==> job 122: inputs <==
==> flow/design.v (excerpt) <==
module sd_encr_device (
    input wire clk,                     
    input wire rst,                     
    input wire start,                   
    input wire rw_flag,                 
    output wire done,                   
    output wire sd_clk,
    output wire sd_cs_n,
    output wire sd_mosi,
    input  wire sd_miso,
    input wire key_rw,                  
    input wire key_sel,                 
    input wire [511:0] key_data_in,     
    output wire [511:0] key_data_out    
);
    wire sd_ready;
    wire sd_read_ready;
    wire sd_write_data_ready;
    wire [511:0] sd_data_in;
    wire [511:0] sd_data_out;
    reg xor_start;
    wire xor_done;
    wire [511:0] xor_sd_data_in;
    wire xor_sd_data_valid;
    wire xor_sd_ready;
    wire [511:0] xor_sd_data_out;
    wire reg_file_rw;
    wire reg_file_sel;
    wire [511:0] reg_file_data_out;
    reg sd_write_trigger;
    SD_Controller u_sd_controller (
        .clk              (clk),
        .rst_n            (~rst),
        .write_data       (sd_data_out),
        .write_data_ready (sd_write_data_ready),
        .read_data        (sd_data_in),
        .read_ready       (sd_read_ready),
        .ready            (sd_ready),
        .spi_clk          (sd_clk),
        .spi_cs_n         (sd_cs_n),
        .spi_mosi         (sd_mosi),
        .spi_miso         (sd_miso)
    );
  ...
make LEC_CHECK=0 CAP_MARGIN=20 CORE_MARGIN=2 CORE_UTILIZATION=45 PLACE_DENSITY_LB_ADDON=0.2 SLEW_MARGIN=20 finish   # period 10.0 ns
run.sh (not shown) runs the stock make flow with config.mk's settings and CLKGATE_MAP_FILE=.
==> job 5134: changes against job 122 <==
Settings changed: ABC_AREA set to 0, CELL_PAD_IN_SITES_GLOBAL_PLACEMENT set to 0, CORE_UTILIZATION 45 to 72, CTS_CLUSTER_DIAMETER set to 40, CTS_CLUSTER_SIZE set to 57, MIN_ROUTING_LAYER set to met1, PLACE_DENSITY_LB_ADDON 0.2 to 0.0, SETUP_SLACK_MARGIN set to 0.97.
==> flow/constraint.sdc (replaced) <==
create_clock -name core_clock -period 3.91 [get_ports {clk}]
set_input_delay 0.7820 -clock core_clock [delete_from_list [all_inputs] [get_ports {clk}]]
set_output_delay 0.7820 -clock core_clock [all_outputs]
set_load 0.01 [all_outputs]
==> notes.md <==
Implementation numbers.

- The post-placement cell area is between 0.15 and 0.2 mm².
- Entering global routing, the biggest net connects approximately 230 pins.
- The fraction of area in multi-input gates is 26.3%.
- The transition time of the tightest slew-check pin is 1.24 ns.
- The area taken by multi-input combinational cells is reported as about 0.045 mm².
- The period utilization is 69.1%.
- Per report_power, the Sequential row totals approximately 0.017 W.
- The report lists the number of cells resized after CTS as 0.
- For this run, the detailed router's first-pass iteration total came to 6.
- Logged for this run, the post-placement worst setup slack is about 3.4 ns.
- The flow ran to the end and the layout has no timing, DRC or antenna violations.
- The shortest clock period the worst path allows after layout is around 7 ns.
- For reference, the critical path cell chain is buf_4, nand2_1, nor3_1, inv_1, ha_1, nor4bb_1, nand2_1, nor4_2, nand2_2, nor2_4, a21oi_1, a22o_1.
-- figures above: job 122

==> notes.md <==
Implementation numbers.

- The flow ran to the end and the layout has no timing, DRC or antenna violations.
- The worst setup slack before clock tree synthesis is -0.233 ns.
- The period utilization is between 80% and 90%.
- The layout report gives the multi-input gate share of total cell area as 26.6%.
- At the pin with the least slew margin, the transition time is 1.23 ns.
- The number of iterations in the first detailed-routing pass is 10.
- The power in sequential cells is approximately 0.044 W.
-- figures above: job 5134


==> inputs of run a <==
sd_encr_device again, from the RTL that the note above started with.
Settings: LEC_CHECK=0, CAP_MARGIN=20, CORE_ASPECT_RATIO=0.71, CORE_MARGIN=2, CORE_UTILIZATION=72, CTS_CLUSTER_DIAMETER=376, CTS_CLUSTER_SIZE=14, HOLD_SLACK_MARGIN=0.29, PLACE_DENSITY=0.37, SETUP_SLACK_MARGIN=1.12, SLEW_MARGIN=20; clock period 3.92 ns.
==> inputs of run b, as changes to run a <==
CORE_ASPECT_RATIO = unset   (was 0.71)
CORE_UTILIZATION = 45   (was 72)
CTS_CLUSTER_DIAMETER = unset   (was 376)
CTS_CLUSTER_SIZE = unset   (was 14)
HOLD_SLACK_MARGIN = unset   (was 0.29)
PLACE_DENSITY = unset   (was 0.37)
PLACE_DENSITY_LB_ADDON = 0.2   (was unset)
SETUP_SLACK_MARGIN = unset   (was 1.12)
==> flow/constraint.sdc (replaced) <==
create_clock -name core_clock -period 7.04 [get_ports {clk}]
set_input_delay 1.4080 -clock core_clock [delete_from_list [all_inputs] [get_ports {clk}]]
set_output_delay 1.4080 -clock core_clock [all_outputs]
set_load 0.01 [all_outputs]
==> inputs of run c, as changes to run a <==
CORE_ASPECT_RATIO = unset   (was 0.71)
CORE_UTILIZATION = 70   (was 72)
CTS_CLUSTER_DIAMETER = unset   (was 376)
CTS_CLUSTER_SIZE = 43   (was 14)
HOLD_SLACK_MARGIN = unset   (was 0.29)
PLACE_DENSITY = unset   (was 0.37)
SETUP_SLACK_MARGIN = unset   (was 1.12)
==> flow/constraint.sdc (replaced) <==
create_clock -name core_clock -period 4.77 [get_ports {clk}]
set_input_delay 0.9540 -clock core_clock [delete_from_list [all_inputs] [get_ports {clk}]]
set_output_delay 0.9540 -clock core_clock [all_outputs]
set_load 0.01 [all_outputs]
==> summary of the runs <==
In synthesized area, run b and run a do not differ.
The lowest design area belongs to run c, the highest to run b.
Between run c and run a, the lower sequential share of layout area is in run a (gap 0.38 points).
Register-to-register slack: run b > run a > run c.
Of run c and run a, run c has the higher die area (gap 2.8%, measured against run a).
Clock power: run b < run c < run a.
In run c the first-iteration DRC count is smaller than in run a, by about 20%.
Power: run b < run c < run a.
In sequential cell count, run a and run c do not differ.
The highest setup slack belongs to run b, the lowest to run c.
==> figures <==
Outcome: run a no timing/DRC/antenna violations; run c no timing/DRC/antenna violations; run b no timing/DRC/antenna violations
Pre-CTS worst setup slack: run a -0.0813 ns; run c 0.176 ns; run b 1.44 ns
Post-route setup slack: run a 0.535 ns; run c 0.274 ns; run b 1.36 ns
DRT Wirelength: run a 460 mm; run c 418 mm; run b 431 mm
Reg-to-reg setup timing slack: run a 0.53 ns; run c 0.27 ns; run b 1.36 ns
Number of logged tool warnings: run a 106; run c 112; run b 142
Min Hold Slack: run a 0.359 ns; run c 0.378 ns; run b 0.379 ns
CP endpoint: run a u_sd_controller.read_data[270]$_DFFE_PP0P_; run c u_sd_controller.read_data[456]$_DFFE_PP0P_; run b u_sd_controller.read_data[363]$_DFFE_PP0P_
Hold Path End: run a u_xor_encr.key_buffer[245]$_SDFFE_PP0P_; run c u_sd_controller.powerup_cnt[14]$_DFFE_PP0P_; run b u_sd_controller.powerup_cnt[12]$_DFFE_PP0P_
Vias in the first global route: run a 101,046; run c 95,143; run b 90,521
Layout Area Growth over Synthesis: run a 18.4%; run c 17.6%; run b 19.5%
Critical path arrival: run a 4.13 ns; run c 5.29 ns; run b 6.49 ns
Final net count: run a 12,685; run c 12,524; run b 12,490
Pre-antenna DRT Iters: run a 8; run c 8; run b 6
Initial core utilization: run a 0.727; run c 0.702; run b 0.451
Non-Filler Instances: run a 15,042; run c 14,982; run b 16,489
Number of antenna violations at the first check in global routing: run a 20; run c 28; run b 33
Number of buffers and inverters on the critical path: run a 3; run c 0; run b 0
Clk pwr: run a 30.2 mW; run c 29.2 mW; run b 21.3 mW
Met1 GRT Util: run a 0.579; run c 0.514; run b 0.361
Die width: run a 533 µm; run c 456 µm; run b 568 µm
Maximum achievable frequency: run a 295 MHz; run c 222 MHz; run b 176 MHz

==> 05-22: inputs <==
sd_encr_device again, from the RTL that the note above started with.
clock: 5.42 ns
lec_check: 0
abc_area: 1
cap_margin: 30
cell_pad_in_sites_detail_placement: 1
core_aspect_ratio: 0.54
core_margin: 2
core_utilization: 64
cts_cluster_diameter: 196
max_routing_layer: met4
place_density_lb_addon: 0.17
slew_margin: 35
==> 03-17: changes against 05-22 <==
- ABC_AREA: 1 -> not set
- CAP_MARGIN: 30 -> 20
- CELL_PAD_IN_SITES_DETAIL_PLACEMENT: 1 -> not set
- CORE_ASPECT_RATIO: 0.54 -> not set
- CORE_UTILIZATION: 64 -> 72
- CTS_CLUSTER_DIAMETER: 196 -> not set
- CTS_CLUSTER_SIZE: not set -> 14
- MAX_ROUTING_LAYER: met4 -> not set
- PLACE_DENSITY_LB_ADDON: 0.17 -> 0.0
- SETUP_SLACK_MARGIN: not set -> 1.12
- SLEW_MARGIN: 35 -> 20
==> flow/constraint.sdc (replaced) <==
create_clock -name core_clock -period 3.92 [get_ports {clk}]
set_input_delay 0.7840 -clock core_clock [delete_from_list [all_inputs] [get_ports {clk}]]
set_output_delay 0.7840 -clock core_clock [all_outputs]
set_load 0.01 [all_outputs]
==> 10-16: changes against 05-22 <==
- ABC_AREA: 1 -> not set
- CAP_MARGIN: 30 -> 20
- CELL_PAD_IN_SITES_DETAIL_PLACEMENT: 1 -> not set
- CORE_ASPECT_RATIO: 0.54 -> not set
- CORE_UTILIZATION: 64 -> 45
- CTS_CLUSTER_DIAMETER: 196 -> not set
- MAX_ROUTING_LAYER: met4 -> not set
- PLACE_DENSITY_LB_ADDON: 0.17 -> 0.2
- SETUP_SLACK_MARGIN: not set -> 0.18
- SLEW_MARGIN: 35 -> 20
==> flow/constraint.sdc (replaced) <==
create_clock -name core_clock -period 7.04 [get_ports {clk}]
set_input_delay 1.4080 -clock core_clock [delete_from_list [all_inputs] [get_ports {clk}]]
set_output_delay 1.4080 -clock core_clock [all_outputs]
set_load 0.01 [all_outputs]
==> notes <==
- 03-17 completed without violations. 10-16 went through all stages and came out clean. 05-22 aborted during 4_1_cts.
- Between 03-17 and 10-16, the lower via count is in 10-16 (gap 12%, measured against 10-16).
- In 10-16 the clock skew is higher than in 03-17, by 9.1 ps.
- In 10-16 the worst hold slack is higher than in 03-17, by 73 ps.
- In 10-16 the wire length is lower than in 03-17, by about 9%.
- In 03-17 the sequential power is higher than in 10-16, by about 80%.
- Of 03-17 and 10-16, 03-17 has the higher clock power (gap about 70%, measured against 10-16).
- In 03-17 the register-to-register slack is worse than in 10-16, by 870 ps.
- Of 03-17 and 10-16, 03-17 has the higher combinational power (gap 97%, measured against 10-16).
==> figures <==
| item | 03-17 | 10-16 | 05-22 |
|---|---|---|---|
| Biggest Area Class | flip-flops and latches | flip-flops and latches | - |
| Synthesized netlist net count | 11600 | 11600 | 16700 |
| Slowest cell delay on critical path | 760 ps | 990 ps | - |
| Post-route clock skew | 68.1 ps | 77.1 ps | - |
| DRC errors left | 0 | 0 | - |
| Switching Fraction | 21.9% | 21.9% | - |
| Power Combinational | 0.00348 W | 0.00177 W | - |
| RD Place Congestion | 0.995 | 0.871 | 1.04 |
| Avg Vias per Cell | 6.80 | 5.60 | - |
| Crit end category | flop | flop | - |
| Period Utilization, post-route | 87.6% | 80.7% | - |
| Sequential cell area | 0.0956 sq mm | 0.0955 sq mm | - |
| Part of the Yosys area used for sequential elements | 66.7% | 66.7% | 61.6% |
| Final cell area excluding filler cells | 0.172 sq mm | 0.171 sq mm | - |
| GRT Max-Usage Layer | met2 | met2 | - |
| Status | finished clean | finished clean | aborted with a tool error |
| Stage where the flow stopped | - | - | 4_1_cts |
| Post-placement setup slack | -96.1 ps | 1440 ps | 454 ps |
| Multi-input gate area | 0.0462 sq mm | 0.0449 sq mm | - |

==> 01-03 <==
sd_encr_device again, from the RTL that the note above started with.
Design sd_encr_device, start of the top module:
module sd_encr_device (
    input wire clk,                     
    input wire rst,                     
    input wire start,                   
    input wire rw_flag,                 
    output wire done,                   
    output wire sd_clk,
    output wire sd_cs_n,
    output wire sd_mosi,
    input  wire sd_miso,
    input wire key_rw,                  
    input wire key_sel,                 
    input wire [511:0] key_data_in,     
    output wire [511:0] key_data_out    
);
    wire sd_ready;
    wire sd_read_ready;
    wire sd_write_data_ready;
    wire [511:0] sd_data_in;
    wire [511:0] sd_data_out;
    reg xor_start;
    wire xor_done;
    wire [511:0] xor_sd_data_in;
    wire xor_sd_data_valid;
    wire xor_sd_ready;
    wire [511:0] xor_sd_data_out;
    wire reg_file_rw;
    wire reg_file_sel;
    wire [511:0] reg_file_data_out;
    reg sd_write_trigger;
    SD_Controller u_sd_controller (
        .clk              (clk),
  ...
make LEC_CHECK=0 CAP_MARGIN=40 CORE_MARGIN=2 CORE_UTILIZATION=40 CTS_CLUSTER_SIZE=40 GPL_TIMING_DRIVEN=0 MAX_ROUTING_LAYER=met4 MIN_ROUTING_LAYER=met1 PLACE_DENSITY_LB_ADDON=0.17 SETUP_SLACK_MARGIN=-1.0 SLEW_MARGIN=5 TNS_END_PERCENT=85 finish   # period 10.0 ns
==> 07-25 (differences from 01-03) <==
- CAP_MARGIN: 40 -> 20
- CORE_UTILIZATION: 40 -> 57
- CTS_CLUSTER_SIZE: 40 -> unset
- GPL_TIMING_DRIVEN: 0 -> unset
- MAX_ROUTING_LAYER: met4 -> unset
- MIN_ROUTING_LAYER: met1 -> unset
- PLACE_DENSITY_LB_ADDON: 0.17 -> unset
- SETUP_SLACK_MARGIN: -1.0 -> unset
- SLEW_MARGIN: 5 -> 20
- TNS_END_PERCENT: 85 -> unset
==> flow/constraint.sdc (replaced) <==
create_clock -name core_clock -period 4.41 [get_ports {clk}]
set_input_delay 0.8820 -clock core_clock [delete_from_list [all_inputs] [get_ports {clk}]]
set_output_delay 0.8820 -clock core_clock [all_outputs]
set_load 0.01 [all_outputs]
==> comparison table <==
quantity                                                                        01-03                    07-25
Outcome                                                       complete, no violations  complete, no violations
Worst slack at placement                                                      3.16 ns                 0.280 ns
Fillers                                                                         30932                    18051
IO Port Bufs                                                                     1032                     1034
MI comb area                                                             0.0449 sq mm             0.0449 sq mm
Number of inserted diodes                                                          38                       14
Final Wtd Congestion                                                            0.957                    0.927
HPWL Detailed                                                                  373 mm                   287 mm
FP Rows                                                                           219                      183
Total area of sequential cells                                           0.0955 sq mm             0.0955 sq mm
Utilization after layout                                                        0.497                    0.685
Maximum number of pins on one net before global-route repair                       56                      222
Met1 WL                                                                        207 mm                   178 mm
IR drop worst, VDD                                                         0.000154 V               0.000422 V
GR met1 Demand/Resource                                                         0.350                    0.455
Number of global-route vias before repair                                       96496                    90836
Total via count after detailed routing                                          96492                    93634
Core box area                                                             0.356 sq mm              0.249 sq mm
Well Taps                                                                        4751                     3330

==> try-pepper: inputs <==
Starting RTL as in the previous note.
## sd_encr_device
module sd_encr_device (
    input wire clk,                     
    input wire rst,                     
    input wire start,                   
    input wire rw_flag,                 
    output wire done,                   
    output wire sd_clk,
    output wire sd_cs_n,
    output wire sd_mosi,
    input  wire sd_miso,
    input wire key_rw,                  
    input wire key_sel,                 
    input wire [511:0] key_data_in,     
    output wire [511:0] key_data_out    
);
clock: 8.8 ns
lec_check: 0
cap_margin: 5
cell_pad_in_sites_global_placement: 3
core_margin: 3
core_utilization: 61
cts_cluster_size: 89
place_density: 0.63
setup_slack_margin: 1.01
slew_margin: 20
tns_end_percent: 80
==> try-cedar (differences from try-pepper) <==
- CAP_MARGIN: 5 -> 20
- CELL_PAD_IN_SITES_GLOBAL_PLACEMENT: 3 -> default
- CORE_MARGIN: 3 -> 2
- CORE_UTILIZATION: 61 -> 53
- CTS_CLUSTER_SIZE: 89 -> default
- HOLD_SLACK_MARGIN: default -> 0.29
- PLACE_DENSITY: 0.63 -> default
- SETUP_SLACK_MARGIN: 1.01 -> 1.43
- TNS_END_PERCENT: 80 -> 5
==> flow/constraint.sdc (replaced) <==
create_clock -name core_clock -period 8.11 [get_ports {clk}]
set_input_delay 1.6220 -clock core_clock [delete_from_list [all_inputs] [get_ports {clk}]]
set_output_delay 1.6220 -clock core_clock [all_outputs]
set_load 0.01 [all_outputs]
==> try-juniper (differences from try-pepper) <==
- CAP_MARGIN: 5 -> 20
- CELL_PAD_IN_SITES_GLOBAL_PLACEMENT: 3 -> default
- CORE_ASPECT_RATIO: default -> 0.71
- CORE_MARGIN: 3 -> 2
- CORE_UTILIZATION: 61 -> 72
- CTS_CLUSTER_DIAMETER: default -> 381
- CTS_CLUSTER_SIZE: 89 -> 14
- PLACE_DENSITY: 0.63 -> default
- PLACE_DENSITY_LB_ADDON: default -> 0.0
- SETUP_SLACK_MARGIN: 1.01 -> 1.11
- TNS_END_PERCENT: 80 -> default
==> flow/constraint.sdc (replaced) <==
create_clock -name core_clock -period 3.91 [get_ports {clk}]
set_input_delay 0.7820 -clock core_clock [delete_from_list [all_inputs] [get_ports {clk}]]
set_output_delay 0.7820 -clock core_clock [all_outputs]
set_load 0.01 [all_outputs]
==> try-lagoon (differences from try-pepper) <==
- CAP_MARGIN: 5 -> 20
- CELL_PAD_IN_SITES_GLOBAL_PLACEMENT: 3 -> default
- CORE_MARGIN: 3 -> 2
- CORE_UTILIZATION: 61 -> 37
- CTS_CLUSTER_SIZE: 89 -> default
- PLACE_DENSITY: 0.63 -> default
- PLACE_DENSITY_LB_ADDON: default -> 0.2
- SETUP_SLACK_MARGIN: 1.01 -> default
- TNS_END_PERCENT: 80 -> default
==> flow/constraint.sdc (replaced) <==
create_clock -name core_clock -period 7.04 [get_ports {clk}]
set_input_delay 1.4080 -clock core_clock [delete_from_list [all_inputs] [get_ports {clk}]]
set_output_delay 1.4080 -clock core_clock [all_outputs]
set_load 0.01 [all_outputs]
==> qor summary <==
item	try-lagoon	try-juniper	try-pepper	try-cedar
Result of the run	no timing/DRC/antenna violations	no timing/DRC/antenna violations	did not finish	no timing/DRC/antenna violations
Failing step	-	-	global placement without I/O (3_1_place_gp_skip_io)	-
Number of pins exceeding their max-slew limit in the final report	0	0	-	0
Post-CTS clock slew at the launch and capture registers of the worst setup and hold paths	0.07 ns	0.08 ns	-	0.06 ns
Number of well taps	5175	2641	-	3552
Final ANT Viol Nets	0	0	-	0
Tightest slew margin relative to the limit	12.5%	27.7%	-	16.2%
Remaining global-route overflow	0	0	-	0
Net switching power	10.5 mW	16.7 mW	-	8.53 mW
Filler cells	34800	9103	-	20500
Launch point of the worst reg-to-reg path	u_sd_controller.block_idx[0]	u_sd_controller.block_idx[0]	-	u_sd_controller.block_idx[1]
Resized cells post-CTS	0	150	-	0
Critical path required time	7.89 ns	4.52 ns	-	8.92 ns
Total inserted antenna cells	12	13	-	13
Buffers outside the clock class	1159	1419	-	1163
Cell type with the highest occurrence count on the critical path	ha_1	mux4_2	-	ha_1
Share of the final layout cell area in multi-input gates	26.0%	27.3%	-	26.5%
Crit path setup slack, layout	1.24 ns	0.596 ns	-	1.82 ns
Area occupied by registers	95500 um^2	95600 um^2	-	95500 um^2
Total via count in the routed design	91600	99500	-	91700
Endpoint arrival time on the critical path	6.64 ns	3.92 ns	-	7.10 ns
Number of stages on the worst setup path	12	9	-	11
Transition time of the tightest slew-check pin	1.31 ns	1.09 ns	-	1.26 ns
Final-report setup violation count	0	0	-	0
Crit end category	flop	flop	-	flop
Setup tns final	0 ns	0 ns	-	0 ns
Power is estimated from default activity; no workload was simulated.
